==> build 16: inputs <==
==> flow/design.v <==
module control_unit(
    input clk, rst,
    output reg a_sel, b_sel, PP1_CE, PP2_CE, add, PR_CE, PI_CE
);
    parameter S1 = 3'b001,
              S2 = 3'b010,
              S3 = 3'b011,
              S4 = 3'b100,
              S5 = 3'b101;
    reg [2:0] state, next;
    always @(posedge clk or posedge rst) begin
        if (rst)
            state <= S1;
        else
            state <= next;
    end
    always @(*) begin
        next = S1;
        PP1_CE = 0;
        PP2_CE = 0;
        add = 0;
        PR_CE = 0;
        PI_CE = 0;
        a_sel = 0;
        b_sel = 0;
        case (state) 
            S1: begin
					if(!rst)
                next = S2;
                PP1_CE = 1;
            end
            S2: begin
                next = S3;
                a_sel = 1;
                b_sel = 1;					 
                PP2_CE = 1;
            end
            S3: begin
                next = S4;
                b_sel = 1;
                PP1_CE = 1;					
                add = 1;
                PR_CE = 1;
            end
            S4: begin
                next = S5;
                a_sel = 1;
                PP2_CE = 1;
            end
            S5: begin
                next = S1;
                PI_CE = 1;
            end
        endcase
    end
endmodule
module datapath(
    input clk, rst,
    input a_sel, b_sel, PP1_CE, PP2_CE, add, PR_CE, PI_CE,
    input [11:0] ar, ai, br, bi,
    output reg [23:0] Pr, Pi
);
    wire [11:0] a_mux, b_mux;
    reg [23:0] PP1, PP2, PPs;
    wire [23:0] pro;
    assign a_mux = a_sel ? ai : ar;
    assign b_mux = b_sel ? bi : br;
    assign pro = a_mux * b_mux;  
    always @(posedge clk or posedge rst) begin
        if (rst) begin
            PP1 <= 0;
            PP2 <= 0;
        end else begin
            if (PP1_CE) 
                PP1 <= pro;
            if (PP2_CE) 
                PP2 <= pro;
        end
    end
    always @(*) begin
        if (!add)
            PPs = PP1 + PP2;
        else
            PPs = PP1 - PP2;
    end
    always @(posedge clk or posedge rst) begin
        if (rst) begin
            Pr <= 0;
            Pi <= 0;
        end else begin
            if (PR_CE) 
                Pr <= PPs;
            if (PI_CE) 
                Pi <= PPs;
        end
    end
endmodule
module top(
    input rst, clk,
    input [11:0] ar, ai, br, bi,
    output [23:0] Pi, Pr
);
    wire PP1_CE, PP2_CE, a_sel, b_sel, add, PI_CE, PR_CE;
    control_unit uut1(
        .clk(clk),
        .rst(rst),
        .a_sel(a_sel),
        .b_sel(b_sel),
        .PP1_CE(PP1_CE),
        .PP2_CE(PP2_CE),
        .add(add),
        .PR_CE(PR_CE),
        .PI_CE(PI_CE)
    );
    datapath uut2(
        .clk(clk),
        .rst(rst),
        .a_sel(a_sel),
        .b_sel(b_sel),
        .PP1_CE(PP1_CE),
        .PP2_CE(PP2_CE),
        .add(add),
        .PR_CE(PR_CE),
        .PI_CE(PI_CE),
        .ar(ar),
        .ai(ai),
        .br(br),
        .bi(bi),
        .Pr(Pr),
        .Pi(Pi)
    );
endmodule
==> flow/run.sh <==
#!/bin/bash
# the make line also repeats each setting of config.mk as NAME=value (left out here)
make -C /OpenROAD-flow-scripts/flow DESIGN_CONFIG=/design/flow/config.mk WORK_HOME=/design/flow/orfs CLKGATE_MAP_FILE= finish
==> flow/config.mk <==
export PLATFORM = sky130hd
export DESIGN_NAME = top
export DESIGN_NICKNAME = top
export VERILOG_FILES = /design/flow/design.v
export SDC_FILE = /design/flow/constraint.sdc
export NUM_CORES = 4
export LEC_CHECK = 0
export ABC_AREA = 1
export CAP_MARGIN = 20
export CELL_PAD_IN_SITES_GLOBAL_PLACEMENT = 3
export CORE_MARGIN = 8
export CORE_UTILIZATION = 39
export CTS_CLUSTER_DIAMETER = 234
export CTS_CLUSTER_SIZE = 95
export GPL_ROUTABILITY_DRIVEN = 0
export PLACE_DENSITY_LB_ADDON = 0.05
export SETUP_SLACK_MARGIN = -0.21
export SLEW_MARGIN = 20
export TNS_END_PERCENT = 55
==> flow/constraint.sdc <==
create_clock -name core_clock -period 5.28 [get_ports {clk}]
set_input_delay 1.0560 -clock core_clock [delete_from_list [all_inputs] [get_ports {clk}]]
set_output_delay 1.0560 -clock core_clock [all_outputs]
set_load 0.01 [all_outputs]
==> inputs of trial 54, as changes to build 16 <==
ABC_AREA = not set   (was 1)
CELL_PAD_IN_SITES_GLOBAL_PLACEMENT = not set   (was 3)
CORE_MARGIN = 2   (was 8)
CORE_UTILIZATION = 58   (was 39)
CTS_CLUSTER_DIAMETER = 361   (was 234)
CTS_CLUSTER_SIZE = 21   (was 95)
GPL_ROUTABILITY_DRIVEN = not set   (was 0)
PLACE_DENSITY_LB_ADDON = not set   (was 0.05)
SETUP_SLACK_MARGIN = not set   (was -0.21)
TNS_END_PERCENT = not set   (was 55)
==> flow/constraint.sdc (replaced) <==
create_clock -name core_clock -period 7.0 [get_ports {clk}]
set_input_delay 1.4000 -clock core_clock [delete_from_list [all_inputs] [get_ports {clk}]]
set_output_delay 1.4000 -clock core_clock [all_outputs]
set_load 0.01 [all_outputs]
==> inputs of trial 31, as changes to build 16 <==
CORE_UTILIZATION = 17   (was 39)
CTS_CLUSTER_DIAMETER = not set   (was 234)
CTS_CLUSTER_SIZE = not set   (was 95)
GPL_ROUTABILITY_DRIVEN = not set   (was 0)
PLACE_DENSITY = 0.9   (was not set)
PLACE_DENSITY_LB_ADDON = not set   (was 0.05)
SETUP_SLACK_MARGIN = -0.26   (was -0.21)
==> results.py <==
# Generated from Yosys and OpenROAD reports
metrics = {
    "run_status": {
        "status": "finished with violations",
        "violatedChecks": "negative setup slack",
    },
    "worst_setup_path": {
        "crit_path_start": "ai[2]",
    },
    "sta": {
        "holdWs_ns": 0.4563,
        "tightest_slew_ns": 0.9651,
        "setup_slack_ns": -0.2338,
        "setup_viol": 26,
    },
}
That was trial 31.
==> results.py <==
# Generated from Yosys and OpenROAD reports
metrics = {
    "floorplan": {
        "nWellTaps": 229,
    },
    "routing": {
        "routed_wl_um": 27510,
        "wl_met1_um": 11300,
    },
    "layout": {
        "finalInstanceArea_um2": 12460,
    },
    "sta": {
        "tightest_slew_ns": 0.7404,
        "holdWs_ns": 0.4545,
        "hold_viol": 0,
    },
    "run_status": {
        "status": "no timing/DRC/antenna violations",
    },
    "yosys": {
        "largest_area_cell": "dfrtp_1",
        "synth_flop_count": 101,
    },
    "cts": {
        "cts_buffers": 9,
    },
    "hold_path": {
        "min_to": "uut1.state[3]",
    },
    "worst_setup_path": {
        "crit_path_start": "ai[7]",
    },
}
That was trial 54.
==> results.py <==
# Generated from Yosys and OpenROAD reports
metrics = {
    "run_status": {
        "status": "finished with violations",
        "violatedChecks": "negative setup slack",
    },
    "sta": {
        "setup_slack_ns": -0.09940,
        "holdWs_ns": 0.4569,
        "setup_viol": 18,
        "tightest_slew_ns": 1.027,
    },
    "worst_setup_path": {
        "crit_path_start": "ar[1]",
        "path_cells": "clkdlybuf4s50_1 -> nand2_1 -> o21ai_2 -> buf_6 -> nand2_4 -> fa_1 -> fa_1 -> fa_1 -> fa_2 -> fa_1 -> inv_2 -> ha_4 -> a21o_4 -> nor2_1 -> nand2_2 -> nand2_1 -> nand3b_1 -> nand3_1 -> nand2_1",
        "critPathMaxFanout": 4,
    },
}
That was build 16.
